job 9533:
Design pipelined, start of the top module:
module pipelined(
    input  wire              clk,
    input  wire              rst,
    input  wire              in_valid,
    output wire              in_ready,
    input  wire signed [15:0] a,
    input  wire signed [15:0] b,
    input  wire signed [15:0] c,
    input  wire signed [15:0] d,
    input  wire signed [15:0] e,
    output reg               out_valid,
    input  wire              out_ready,
    output reg signed [31:0]  y
);
clock: 6.35 ns
lec_check: 0
cap_margin: 5
core_margin: 2
core_utilization: 72
cts_cluster_diameter: 339
cts_cluster_size: 32
max_routing_layer: met4
place_density: 0.67
setup_slack_margin: 0.98
slew_margin: 20
run.sh (not shown) runs the stock make flow with config.mk's settings and CLKGATE_MAP_FILE=.
Stage in which a tool error killed job 9533: global routing (5_1_grt).
Here is what was changed in the inputs of job 3880 compared with job 9533.
Settings: SETUP_SLACK_MARGIN: 0.98 -> unset; CORE_UTILIZATION: 72 -> 40; CTS_CLUSTER_DIAMETER: 339 -> unset; CTS_CLUSTER_SIZE: 32 -> unset; PLACE_DENSITY: 0.67 -> unset; MAX_ROUTING_LAYER: met4 -> unset; CAP_MARGIN: 5 -> 20; the clock period (ns, I/O delays scaled along): 6.35 -> 8.0.
==> comparison <==
Apart from job 9533, each of job 9533 and job 3880 ends the flow with a layout that passes the timing, design-rule and antenna checks.
Job 9533 is listed as incomplete: the tool reported an error in global routing (5_1_grt) and the run ended there.
Comparing job 9533 against job 3880, there is no change at all in multiplexer share of the synthesized area.
Between job 9533 and job 3880, the number of distinct standard cells referenced by the synthesized netlist does not differ in any meaningful way.
Per the comparison of job 3880 with job 9533, number of cells in the yosys synthesis report saw little to no change; horizontal die dimension saw an increase; synthesized cell count saw little to no change; fraction of registers with async set/reset saw little to no change.
For job 1137, these inputs were changed with respect to job 3880:
Settings: an added CTS_CLUSTER_DIAMETER of 246; an added CTS_CLUSTER_SIZE of 100; a change of CORE_UTILIZATION from 40 to 65.
==> results <==
- Job 1137 vs job 3880, worst-path maximum fanout went down by 1.
- Worst setup slack, job 3880 and job 1137: larger value in job 3880
- Job 1137 ended up with a lower global-route wire length before repair than job 3880 did.
- The run showing the smaller clock buffer instance count of the final layout is job 1137.
- The flip-flop and latch share of the layout cell area of job 1137 exceeds that of job 3880 by 0.24 points.
- Route | job 1137 vs job 3880 | wire longer in job 1137
- Per the comparison of job 1137 with job 3880, post-layout instance area decreased about 2.3%; maximum frequency fell by 0.91%; die area lower.
Edits applied to the flow inputs when going from job 1137 to job 1434:
Settings: CORE_UTILIZATION changed from 65 to 66; SETUP_SLACK_MARGIN newly set to -0.79; ABC_AREA newly set to 1; CTS_CLUSTER_DIAMETER changed from 246 to 301; CORE_ASPECT_RATIO newly set to 0.5.
==> comparison <==
- Cell count: job 1434 higher than job 1137
- [job 1434] first-pass GRT wire length rose 29% relative to job 1137
- Job 1137 → job 1434: via count of the first global-routing pass picked up an extra about 25%, post-detailed-route wirelength per cell lost about 0.8%.


Setup of build 5:
pipelined again, from the RTL that the note above started with.
clock: 5.72 ns
lec_check: 0
cap_margin: 20
core_margin: 2
core_utilization: 69
cts_cluster_diameter: 239
cts_cluster_size: 53
max_routing_layer: met4
slew_margin: 20
tns_end_percent: 70
The flow for build 5 finished, though final verification flagged negative setup slack.
#### Input delta (build 59 over build 5)
# build 5
export LEC_CHECK = 0
export CAP_MARGIN = 20
export CORE_MARGIN = 2
export CORE_UTILIZATION = 69
export CTS_CLUSTER_DIAMETER = 239
export CTS_CLUSTER_SIZE = 53
export MAX_ROUTING_LAYER = met4
export SLEW_MARGIN = 20
export TNS_END_PERCENT = 70
create_clock -name core_clock -period 5.72 [get_ports {clk}]
# build 59
export LEC_CHECK = 0
export CAP_MARGIN = 20
export CORE_MARGIN = 2
export CORE_UTILIZATION = 27
export SLEW_MARGIN = 20
create_clock -name core_clock -period 7.79 [get_ports {clk}]
[summary]
- Build 59: no failed stages, no open violations at the end
- Of build 5 and build 59, build 59 shows the higher placeable core region, with build 5 below it.
- Relative to build 5, the post-placement cell count measured on build 59 has increased by more than 10%.
- Taking build 59 over build 5, the non-clock buffer count ratio works out to 0.53.
- Against build 5, build 59 comes in 3.5 points higher on remaining max-slew budget at the tightest pin.
- Build 5 → build 59: count of nets after finishing went down 277, routing usage on met3 fell by 7.4 points.
Here is what was changed in the inputs of build 56 compared with build 59.
# build 59
export LEC_CHECK = 0
export CAP_MARGIN = 20
export CORE_MARGIN = 2
export CORE_UTILIZATION = 27
export SLEW_MARGIN = 20
create_clock -name core_clock -period 7.79 [get_ports {clk}]
# build 56
export LEC_CHECK = 0
export CAP_MARGIN = 20
export CORE_MARGIN = 2
export CORE_UTILIZATION = 61
export SETUP_SLACK_MARGIN = 1.56
export SLEW_MARGIN = 20
create_clock -name core_clock -period 5.9 [get_ports {clk}]
[summary]
Out of build 59 and build 56, the only run to close with the timing, design-rule and antenna checks passing was build 59. The flow completed for build 56, but it is not clean: the layout still shows negative setup slack. Cell area after placement in build 56 is 2.2% higher than in build 59. clkdlybuf4s50_1 as the library cell contributing the largest single delay on the critical path was reported by build 59, and fa_1 by build 56. Summary of the comparison: core region area is lower in build 56, relative to build 59. Signed area change from the synthesized netlist to the final layout in build 56 is 11 points above build 59. Build 56 against build 59: worst setup slack before clock tree synthesis now sits lower; share of the core filled with cells now sits higher.
Here is what was changed in the inputs of build 89 compared with build 56.
# build 56
export LEC_CHECK = 0
export CAP_MARGIN = 20
export CORE_MARGIN = 2
export CORE_UTILIZATION = 61
export SETUP_SLACK_MARGIN = 1.56
export SLEW_MARGIN = 20
create_clock -name core_clock -period 5.9 [get_ports {clk}]
# build 89
export LEC_CHECK = 0
export CAP_MARGIN = 20
export CORE_MARGIN = 2
export CORE_UTILIZATION = 72
export CTS_CLUSTER_SIZE = 60
export PLACE_DENSITY = 0.67
export SETUP_SLACK_MARGIN = -0.1
export SLEW_MARGIN = 20
create_clock -name core_clock -period 6.23 [get_ports {clk}]
## What came out
Build 89 got as far as global routing (5_1_grt), where a tool error ended the run. Going from build 56 to build 89, count of buffers added by post-CTS timing repair for setup moved down; worst slack at placement moved up; instance area at placement moved down; y dimension of the die moved down. On detailed placer's ending HPWL: between build 56 and build 89, it ends up higher for build 89. Build 89 -> build 56: number of distinct library cells after synthesis delta 0, exact match.
### build 89 -> build 49
# build 89
export LEC_CHECK = 0
export CAP_MARGIN = 20
export CORE_MARGIN = 2
export CORE_UTILIZATION = 72
export CTS_CLUSTER_SIZE = 60
export PLACE_DENSITY = 0.67
export SETUP_SLACK_MARGIN = -0.1
export SLEW_MARGIN = 20
create_clock -name core_clock -period 6.23 [get_ports {clk}]
# build 49
export LEC_CHECK = 0
export CAP_MARGIN = 20
export CORE_MARGIN = 2
export CORE_UTILIZATION = 10
export SLEW_MARGIN = 20
create_clock -name core_clock -period 9.96 [get_ports {clk}]
--- outcome ---
Build 49 has completed all stages; timing, DRC and antenna checks passed.
Per the comparison of build 49 with build 89, post-place instance area moved up; summed instance area of the synthesized netlist now sits at about the same level; area of the core region saw an increase; die width saw an increase.
Effective utilization at floorplan was lower in the run labelled build 49.
Compared with build 89, build 49 shows routability congestion estimate lower by 16%.
Summary of build 49 over build 89: number of cells after detailed placement rose by about 70%; count of instances resized after the clock tree is built fell by 474.
Between build 89 and build 49, post-CTS setup buffer count is higher for build 89, build 49 comes in under that.
Build 49 against build 89: adder and majority gate portion of the synthesized area shows no meaningful change, total die area shows an increase of 250000 um^2.
What build 28 does differently from build 49 at the input level:
# build 49
export LEC_CHECK = 0
export CAP_MARGIN = 20
export CORE_MARGIN = 2
export CORE_UTILIZATION = 10
export SLEW_MARGIN = 20
create_clock -name core_clock -period 9.96 [get_ports {clk}]
# build 28
export LEC_CHECK = 0
export CAP_MARGIN = 20
export CORE_MARGIN = 2
export CORE_UTILIZATION = 72
export CTS_CLUSTER_DIAMETER = 174
export CTS_CLUSTER_SIZE = 95
export SETUP_SLACK_MARGIN = 2.94
export SLEW_MARGIN = 20
export TNS_END_PERCENT = 5
create_clock -name core_clock -period 9.96 [get_ports {clk}]
--- outcome ---
Build 28: initial core utilization 63 points above build 49
Going from build 49 to build 28, number of register bits inferred by synthesis roughly the same, clock latency on the worst-skew pair lower, sum of routed wire length over all layers lower.
Between build 28 and build 49, total stage count of the critical path is lower for build 49, build 28 comes in above that.
Critical path arrival, build 28 and build 49: lower on build 28
The run showing the greater utilization is build 28.
Delta(count of clock-buffer cells in the layout, build 28 - build 49) < 0


== old ==
The RTL this note starts from:
==> flow/design.v <==
`timescale 1ns / 1ps
module pipelined(
    input  wire              clk,
    input  wire              rst,
    input  wire              in_valid,
    output wire              in_ready,
    input  wire signed [15:0] a,
    input  wire signed [15:0] b,
    input  wire signed [15:0] c,
    input  wire signed [15:0] d,
    input  wire signed [15:0] e,
    output reg               out_valid,
    input  wire              out_ready,
    output reg signed [31:0]  y
);
    wire s3_ready_in;
    wire s2_ready_in;
    wire s1_ready_in;
    assign s3_ready_in = (~out_valid) || (out_valid && out_ready);
    assign s2_ready_in = (~s2_valid)  || (s2_valid  && s3_ready_in);
    assign s1_ready_in = (~s1_valid)  || (s1_valid  && s2_ready_in);
    assign in_ready = s1_ready_in;
    wire in_send = in_valid && in_ready;
    reg signed [31:0] s1_p1;
    reg signed [31:0] s1_p2;
    reg signed [15:0] s1_e;
    reg               s1_valid;
    always @(posedge clk) begin
        if (rst) begin
            s1_valid <= 1'b0;
            s1_p1    <= 32'sd0;
            s1_p2    <= 32'sd0;
            s1_e     <= 16'sd0;
        end else if (s1_ready_in) begin
            s1_valid <= in_send;
            if (in_send) begin
                s1_p1 <= $signed(a) * $signed(b);
                s1_p2 <= $signed(c) * $signed(d);
                s1_e  <= e;
            end
        end
    end
    reg signed [31:0] s2_s;
    reg signed [15:0] s2_e;
    reg               s2_valid;
    always @(posedge clk) begin
        if (rst) begin
            s2_valid <= 1'b0;
            s2_s     <= 32'sd0;
            s2_e     <= 16'sd0;
        end else if (s2_ready_in) begin
            s2_valid <= s1_valid;
            if (s1_valid) begin
                s2_s <= s1_p1 + s1_p2;
                s2_e <= s1_e;
            end
        end
    end
    always @(posedge clk) begin
        if (rst) begin
            out_valid <= 1'b0;
            y         <= 32'sd0;
        end else if (s3_ready_in) begin
            out_valid <= s2_valid;
            if (s2_valid) begin
                y <= s2_s + $signed(s2_e);
            end
        end
    end
endmodule
clock: 4.52 ns
lec_check: 0
cap_margin: 0
cell_pad_in_sites_global_placement: 0
core_aspect_ratio: 0.74
core_margin: 2
core_utilization: 52
hold_slack_margin: 0.18
max_routing_layer: met4
place_density_lb_addon: 0.25
setup_slack_margin: 0.91
slew_margin: 20
tns_end_percent: 70
Although it ran to completion, old produced a layout that fails the final checks because of negative setup slack.
Inputs modified between old and new:
- PLACE_DENSITY_LB_ADDON removed (was 0.25)
- TNS_END_PERCENT removed (was 70)
- HOLD_SLACK_MARGIN removed (was 0.18)
- CORE_ASPECT_RATIO removed (was 0.74)
- CAP_MARGIN changed from 0 to 20
- CELL_PAD_IN_SITES_GLOBAL_PLACEMENT removed (was 0)
- CORE_UTILIZATION changed from 52 to 40
- MAX_ROUTING_LAYER removed (was met4)
- SETUP_SLACK_MARGIN removed (was 0.91)
- the clock period (ns, I/O delays scaled along) changed from 4.52 to 7.79
### Flow results
new: no failed stages, no open violations at the end. [new] global-route usage fell 9.4 points relative to old. new has met1 global-route usage below what old had. old reports its origin of the worst setup path as b[3] while new reports a[5]. Routed wire length went down by more than 10% going from old to new. Compared with old, new shows a routing usage on met3 that is 2.4 points lower. Delta (new minus old): pre-CTS setup slack +2.61 ns, post-layout worst setup margin +2.07 ns. Comparing new and old, the higher final cell count without fillers was measured on old.
